// sdram_controller
module sdram_controller (
    wr_addr,
    wr_data,
    wr_enable,
    rd_addr,
    rd_data,
    rd_ready,
    rd_enable,
    busy, rst_n, clk,
    addr, bank_addr, data_in, data_out, data_oe, clock_enable, cs_n, ras_n, cas_n, we_n,
    data_mask_low, data_mask_high
);
Settings: LEC_CHECK=0, ABC_AREA=1, CAP_MARGIN=20, CORE_ASPECT_RATIO=0.73, CORE_MARGIN=2, CORE_UTILIZATION=64, CTS_CLUSTER_DIAMETER=312, CTS_CLUSTER_SIZE=96, PLACE_DENSITY=0.35, SLEW_MARGIN=20, TNS_END_PERCENT=5; clock period 2.98 ns.
run.sh (not shown) runs the stock make flow with config.mk's settings and CLKGATE_MAP_FILE=.
The starting point completed with no timing, DRC or antenna violations.
Rerun with:
Settings changed: ABC_AREA 1 to default, CORE_ASPECT_RATIO 0.73 to default, CORE_UTILIZATION 64 to 57, CTS_CLUSTER_DIAMETER 312 to default, CTS_CLUSTER_SIZE 96 to 99, PLACE_DENSITY 0.35 to 0.6, TNS_END_PERCENT 5 to default.
Clock period 2.98 ns to 3.03 ns, I/O delays scaled along.
=> The changed run finished clean; critical path depth shrinks by 5; combinational power is about the same; routed wire length decreases by about 12%.
Rerun with:
Settings changed: CORE_ASPECT_RATIO from default to 0.5, CORE_UTILIZATION 57 to 40, CTS_CLUSTER_DIAMETER from default to 348, CTS_CLUSTER_SIZE 99 to 10.
Clock period 3.03 ns to 7.5 ns, I/O delays scaled along.
Clock power falls by about 40%. Global-route usage decreases by 8.1 points. Via count drops by 5.0%. Die size went up by about 40%.
Rerun with:
Settings changed: CORE_ASPECT_RATIO 0.5 to 1.91, CTS_CLUSTER_DIAMETER 348 to 377, CTS_CLUSTER_SIZE 10 to 100.
What happened:
- register-to-register slack is better by 80 ps
- hold slack hardly moves
- routed wire length rose by 3.3%
- total power falls by 1.2%
- global-route usage rose by 0.17 points
- synthesized area does not change
- synthesized cell count does not change
Rerun with:
Settings changed: ABC_AREA from default to 1, CORE_ASPECT_RATIO 1.91 to default, CORE_UTILIZATION 40 to 57, CTS_CLUSTER_DIAMETER 377 to 371, CTS_CLUSTER_SIZE 100 to 99.
Clock period 7.5 ns to 2.32 ns, I/O delays scaled along.
The new run completed without violations.
Via count grows by about 13%.
Core utilization rises by 25 points.
Die size decreases by about 30%.
Worst setup slack degrades by 3200 ps.
Register-to-register slack gets worse by 4400 ps.
Cell count came out higher by 11%.
Worst hold slack improved by 3.7 ps.
Wire length climbs by about 2.2%.
Cell area barely changes.
Combinational power rises to 3.2 times its value.
Clock power goes up by about 140%.

========
Setup of sierra:
sdram_controller again, from the RTL that the note above started with.
Settings: LEC_CHECK=0, CAP_MARGIN=20, CORE_MARGIN=2, CORE_UTILIZATION=64, CTS_CLUSTER_DIAMETER=312, CTS_CLUSTER_SIZE=96, PLACE_DENSITY=0.35, SLEW_MARGIN=20; clock period 2.98 ns.
Setup changes, sierra to pepper
- changing CTS_CLUSTER_DIAMETER from 312 to 103
- removing PLACE_DENSITY (formerly 0.35)
- changing CORE_UTILIZATION from 64 to 61
- changing CTS_CLUSTER_SIZE from 96 to 35
- changing the clock period (ns, I/O delays scaled along) from 2.98 to 2.7
==> results <==
- sierra leaves less setup margin than pepper.
- Comparing pepper and sierra, initial core utilization is lower on pepper.
- Total half-perimeter wirelength after legalization and detailed placement, pepper and sierra: smaller value in pepper
[inputs] nickel vs pepper
- an added PLACE_DENSITY of 0.6
- a change of CORE_UTILIZATION from 61 to 40
- a deleted CTS_CLUSTER_SIZE that had been 35
- an added SETUP_SLACK_MARGIN of 0.25
- a deleted CTS_CLUSTER_DIAMETER that had been 103
- a change of the clock period (ns, I/O delays scaled along) from 2.7 to 4.09
- No stage failed in nickel, and the final checks on the layout all came back clean.
- From pepper to nickel the numbers moved as follows: number of cells on the worst hold path neither gained nor lost much, count of buffers not belonging to the clock network in the layout lower, final cycle utilization of the critical path has decreased.
- Summary of nickel over pepper: number of CTS-inserted buffers essentially unchanged, met1 usage in global routing decreased 10 points, routed wire length decreased 95 um.
- pepper has higher portion of total power attributed to combinational logic than nickel.
- Taking pepper as the reference, in nickel final instance area went down by 38 um^2, final setup slack of the worst path went up by 0.75 ns, detailed-routed wire length on met3 went down by about 40%.
[inputs] zinc vs nickel
- CORE_MARGIN: 2 -> 3
- HOLD_SLACK_MARGIN: unset -> 0.05
- CELL_PAD_IN_SITES_DETAIL_PLACEMENT: unset -> 0
- CORE_UTILIZATION: 40 -> 51
- PLACE_DENSITY: 0.6 -> unset
- PLACE_DENSITY_LB_ADDON: unset -> 0.13
- MAX_ROUTING_LAYER: unset -> met5
- GPL_TIMING_DRIVEN: unset -> 0
- SETUP_SLACK_MARGIN: 0.25 -> -0.26
- CORE_ASPECT_RATIO: unset -> 1.65
- TNS_END_PERCENT: unset -> 60
- MIN_ROUTING_LAYER: unset -> met2
- SLEW_MARGIN: 20 -> 10
Results
- In the metrics for nickel and zinc, the one carrying the lower clock network fraction of total power is nickel.
- zinc: floorplan row count 5 above nickel
- Sum of net half-perimeters after detailed placement up 660 um in zinc wrt nickel
- Fraction of cell area in non-clock buffers (lower): nickel
- | worst path arrival time | lower: nickel |
- zinc vs. nickel: switching fraction of total power has increased; quantity of hold-fixing buffers added after cts has remained practically unchanged; vias after detailed routing has increased; global-route usage has increased.
- Share of the clock period used by the worst path | zinc above nickel
- met1 layer wirelength in the final routing shrinks by more than 100% when moving from nickel to zinc.
What willow does differently from zinc at the input level:
- a change of GPL_TIMING_DRIVEN from 0 to 1
- a change of CORE_MARGIN from 3 to 2
- a change of CORE_UTILIZATION from 51 to 67
- a change of SLEW_MARGIN from 10 to 30
- a change of MIN_ROUTING_LAYER from met2 to met1
- a change of SETUP_SLACK_MARGIN from -0.26 to 0.01
- a deleted PLACE_DENSITY_LB_ADDON that had been 0.13
- a change of the clock period (ns, I/O delays scaled along) from 4.09 to 2.8
==> comparison <==
Summary of zinc and willow: one run falls short of a clean finish, namely willow. What the final checks of willow revealed, after a flow that finished every stage, was a layout that fails on negative setup slack. Worst setup slack: willow vs zinc down 0.41 ns. Origin of the worst setup path: state[4]$_SDFFE_PN0N_ -> willow, state_cnt[0]$_SDFF_PN1_ -> zinc. willow vs zinc, average wire per standard cell went up by 94%. Power in sequential cells in willow vs zinc: up 47%. | total global routing track utilization | willow vs zinc | 22 points higher |.
Changes in juniper relative to willow:
- CTS_CLUSTER_SIZE now 19, previously not set
- SLEW_MARGIN now 10, was 30
- CORE_UTILIZATION now 65, was 67
- CORE_MARGIN now 3, was 2
- GPL_TIMING_DRIVEN now 0, was 1
- SETUP_SLACK_MARGIN now -0.26, was 0.01
- PLACE_DENSITY_LB_ADDON now 0.13, previously not set
- the clock period (ns, I/O delays scaled along) now 4.09, was 2.8
==> comparison <==
Taking willow as the reference, in juniper adder and majority cell fraction of the synthesized area ~0 delta; vertical die size climbed about 3.4%; core footprint grew by 1.5%; yosys cell count was more or less identical.
Reported for willow and juniper, post-synthesis share of cell area spent on and-or and or-and gates turned out identical to the last digit.
juniper did not make it past global placement, where a tool error ended it.
[compare] base=willow new=juniper: yosys-reported design area after synthesis barely changed; post-synthesis instance total barely changed; overall die area climbed 560 um^2.

========
The RTL this note starts from:
==> flow/design.v <==
module sdram_controller (
    wr_addr,
    wr_data,
    wr_enable,
    rd_addr,
    rd_data,
    rd_ready,
    rd_enable,
    busy, rst_n, clk,
    addr, bank_addr, data_in, data_out, data_oe, clock_enable, cs_n, ras_n, cas_n, we_n,
    data_mask_low, data_mask_high
);
parameter ROW_WIDTH = 13;
parameter COL_WIDTH = 9;
parameter BANK_WIDTH = 2;
parameter SDRADDR_WIDTH = ROW_WIDTH > COL_WIDTH ? ROW_WIDTH : COL_WIDTH;
parameter HADDR_WIDTH = BANK_WIDTH + ROW_WIDTH + COL_WIDTH;
parameter CLK_FREQUENCY = 133;   
parameter REFRESH_TIME =  32;    
parameter REFRESH_COUNT = 8192;  
localparam CYCLES_BETWEEN_REFRESH = ( CLK_FREQUENCY
                                      * 1_000
                                      * REFRESH_TIME
                                    ) / REFRESH_COUNT;
localparam IDLE      = 5'b00000;
localparam INIT_NOP1 = 5'b01000,
           INIT_PRE1 = 5'b01001,
           INIT_NOP1_1=5'b00101,
           INIT_REF1 = 5'b01010,
           INIT_NOP2 = 5'b01011,
           INIT_REF2 = 5'b01100,
           INIT_NOP3 = 5'b01101,
           INIT_LOAD = 5'b01110,
           INIT_NOP4 = 5'b01111;
localparam REF_PRE  =  5'b00001,
           REF_NOP1 =  5'b00010,
           REF_REF  =  5'b00011,
           REF_NOP2 =  5'b00100;
localparam READ_ACT  = 5'b10000,
           READ_NOP1 = 5'b10001,
           READ_CAS  = 5'b10010,
           READ_NOP2 = 5'b10011,
           READ_READ = 5'b10100;
localparam WRIT_ACT  = 5'b11000,
           WRIT_NOP1 = 5'b11001,
           WRIT_CAS  = 5'b11010,
           WRIT_NOP2 = 5'b11011;
localparam CMD_PALL = 8'b10010001,
           CMD_REF  = 8'b10001000,
           CMD_NOP  = 8'b10111000,
           CMD_MRS  = 8'b10000000,
           CMD_BACT = 8'b10011000,
           CMD_READ = 8'b10101001,
           CMD_WRIT = 8'b10100001;
input  [HADDR_WIDTH-1:0]   wr_addr;
input  [15:0]              wr_data;
input                      wr_enable;
input  [HADDR_WIDTH-1:0]   rd_addr;
output [15:0]              rd_data;
input                      rd_enable;
output                     rd_ready;
output                     busy;
input                      rst_n;
input                      clk;
output [SDRADDR_WIDTH-1:0] addr;
output [BANK_WIDTH-1:0]    bank_addr;
input  [15:0]              data_in;
output [15:0]              data_out;
output                     data_oe;
output                     clock_enable;
output                     cs_n;
output                     ras_n;
output                     cas_n;
output                     we_n;
output                     data_mask_low;
output                     data_mask_high;
reg  [HADDR_WIDTH-1:0]   haddr_r;
reg  [15:0]              wr_data_r;
reg  [15:0]              rd_data_r;
reg                      busy;
reg                      data_mask_low_r;
reg                      data_mask_high_r;
reg [SDRADDR_WIDTH-1:0]  addr_r;
reg [BANK_WIDTH-1:0]     bank_addr_r;
reg                      rd_ready_r;
wire                     data_mask_low, data_mask_high;
assign data_mask_high = data_mask_high_r;
assign data_mask_low  = data_mask_low_r;
assign rd_data        = rd_data_r;
reg [3:0] state_cnt;
reg [9:0] refresh_cnt;
reg [7:0] command;
reg [4:0] state;
reg [7:0] command_nxt;
reg [3:0] state_cnt_nxt;
reg [4:0] next;
assign {clock_enable, cs_n, ras_n, cas_n, we_n} = command[7:3];
assign bank_addr      = (state[4]) ? bank_addr_r : command[2:1];
assign addr           = (state[4] | state == INIT_LOAD) ? addr_r : { {SDRADDR_WIDTH-11{1'b0}}, command[0], 10'd0 };
assign data_out = wr_data_r;
assign data_oe  = (state == WRIT_CAS);
assign rd_ready = rd_ready_r;
always @ (posedge clk)
  if (~rst_n)
    begin
    state <= INIT_NOP1;
    command <= CMD_NOP;
    state_cnt <= 4'hf;
    haddr_r <= {HADDR_WIDTH{1'b0}};
    wr_data_r <= 16'b0;
    rd_data_r <= 16'b0;
    busy <= 1'b0;
    end
  else
    begin
    state <= next;
    command <= command_nxt;
    if (!state_cnt)
      state_cnt <= state_cnt_nxt;
    else
      state_cnt <= state_cnt - 1'b1;
    if (wr_enable)
      wr_data_r <= wr_data;
    if (state == READ_READ)
      begin
      rd_data_r <= data_in;
      rd_ready_r <= 1'b1;
      end
    else
      rd_ready_r <= 1'b0;
    busy <= state[4];
    if (rd_enable)
      haddr_r <= rd_addr;
    else if (wr_enable)
      haddr_r <= wr_addr;
    end
always @ (posedge clk)
 if (~rst_n)
   refresh_cnt <= 10'b0;
 else
   if (state == REF_NOP2)
     refresh_cnt <= 10'b0;
   else
     refresh_cnt <= refresh_cnt + 1'b1;
always @*
begin
    if (state[4])
      {data_mask_low_r, data_mask_high_r} = 2'b00;
    else
      {data_mask_low_r, data_mask_high_r} = 2'b11;
   bank_addr_r = 2'b00;
   addr_r = {SDRADDR_WIDTH{1'b0}};
   if (state == READ_ACT | state == WRIT_ACT)
     begin
     bank_addr_r = haddr_r[HADDR_WIDTH-1:HADDR_WIDTH-(BANK_WIDTH)];
     addr_r = haddr_r[HADDR_WIDTH-(BANK_WIDTH+1):HADDR_WIDTH-(BANK_WIDTH+ROW_WIDTH)];
     end
   else if (state == READ_CAS | state == WRIT_CAS)
     begin
     bank_addr_r = haddr_r[HADDR_WIDTH-1:HADDR_WIDTH-(BANK_WIDTH)];
     addr_r = {
               {SDRADDR_WIDTH-(11){1'b0}},
               1'b1,                        
               {10-COL_WIDTH{1'b0}},
               haddr_r[COL_WIDTH-1:0]
              };
     end
   else if (state == INIT_LOAD)
     begin
     addr_r = {{SDRADDR_WIDTH-10{1'b0}}, 10'b1000110000};
     end
end
always @*
begin
   state_cnt_nxt = 4'd0;
   command_nxt = CMD_NOP;
   if (state == IDLE)
        if (refresh_cnt >= CYCLES_BETWEEN_REFRESH)
          begin
          next = REF_PRE;
          command_nxt = CMD_PALL;
          end
        else if (rd_enable)
          begin
          next = READ_ACT;
          command_nxt = CMD_BACT;
          end
        else if (wr_enable)
          begin
          next = WRIT_ACT;
          command_nxt = CMD_BACT;
          end
        else
          begin
          next = IDLE;
          end
    else
      if (!state_cnt)
        case (state)
          INIT_NOP1:
            begin
            next = INIT_PRE1;
            command_nxt = CMD_PALL;
            end
          INIT_PRE1:
            begin
            next = INIT_NOP1_1;
            end
          INIT_NOP1_1:
            begin
            next = INIT_REF1;
            command_nxt = CMD_REF;
            end
          INIT_REF1:
            begin
            next = INIT_NOP2;
            state_cnt_nxt = 4'd7;
            end
          INIT_NOP2:
            begin
            next = INIT_REF2;
            command_nxt = CMD_REF;
            end
          INIT_REF2:
            begin
            next = INIT_NOP3;
            state_cnt_nxt = 4'd7;
            end
          INIT_NOP3:
            begin
            next = INIT_LOAD;
            command_nxt = CMD_MRS;
            end
          INIT_LOAD:
            begin
            next = INIT_NOP4;
            state_cnt_nxt = 4'd1;
            end
          REF_PRE:
            begin
            next = REF_NOP1;
            end
          REF_NOP1:
            begin
            next = REF_REF;
            command_nxt = CMD_REF;
            end
          REF_REF:
            begin
            next = REF_NOP2;
            state_cnt_nxt = 4'd7;
            end
          WRIT_ACT:
            begin
            next = WRIT_NOP1;
            state_cnt_nxt = 4'd1;
            end
          WRIT_NOP1:
            begin
            next = WRIT_CAS;
            command_nxt = CMD_WRIT;
            end
          WRIT_CAS:
            begin
            next = WRIT_NOP2;
            state_cnt_nxt = 4'd1;
            end
          READ_ACT:
            begin
            next = READ_NOP1;
            state_cnt_nxt = 4'd1;
            end
          READ_NOP1:
            begin
            next = READ_CAS;
            command_nxt = CMD_READ;
            end
          READ_CAS:
            begin
            next = READ_NOP2;
            state_cnt_nxt = 4'd1;
            end
          READ_NOP2:
            begin
            next = READ_READ;
            end
          default:
            begin
            next = IDLE;
            end
          endcase
      else
        begin
        next = state;
        command_nxt = command;
        end
end
endmodule
Settings: LEC_CHECK=0, ABC_AREA=1, CAP_MARGIN=20, CORE_ASPECT_RATIO=0.5, CORE_MARGIN=2, CORE_UTILIZATION=62, CTS_CLUSTER_DIAMETER=312, CTS_CLUSTER_SIZE=96, PLACE_DENSITY=0.35, SLEW_MARGIN=20; clock period 2.98 ns.
Change:
CORE_ASPECT_RATIO = unset   (was 0.5)
CORE_UTILIZATION = 69   (was 62)
TNS_END_PERCENT = 5   (was unset)
Outcome: Now the flow did not get past global placement. Synthesized cell count is unchanged. Die size came out lower by roughly a tenth. Area after synthesis does not change.
Power figures rest on the tool's default switching activity, not on a simulated workload.
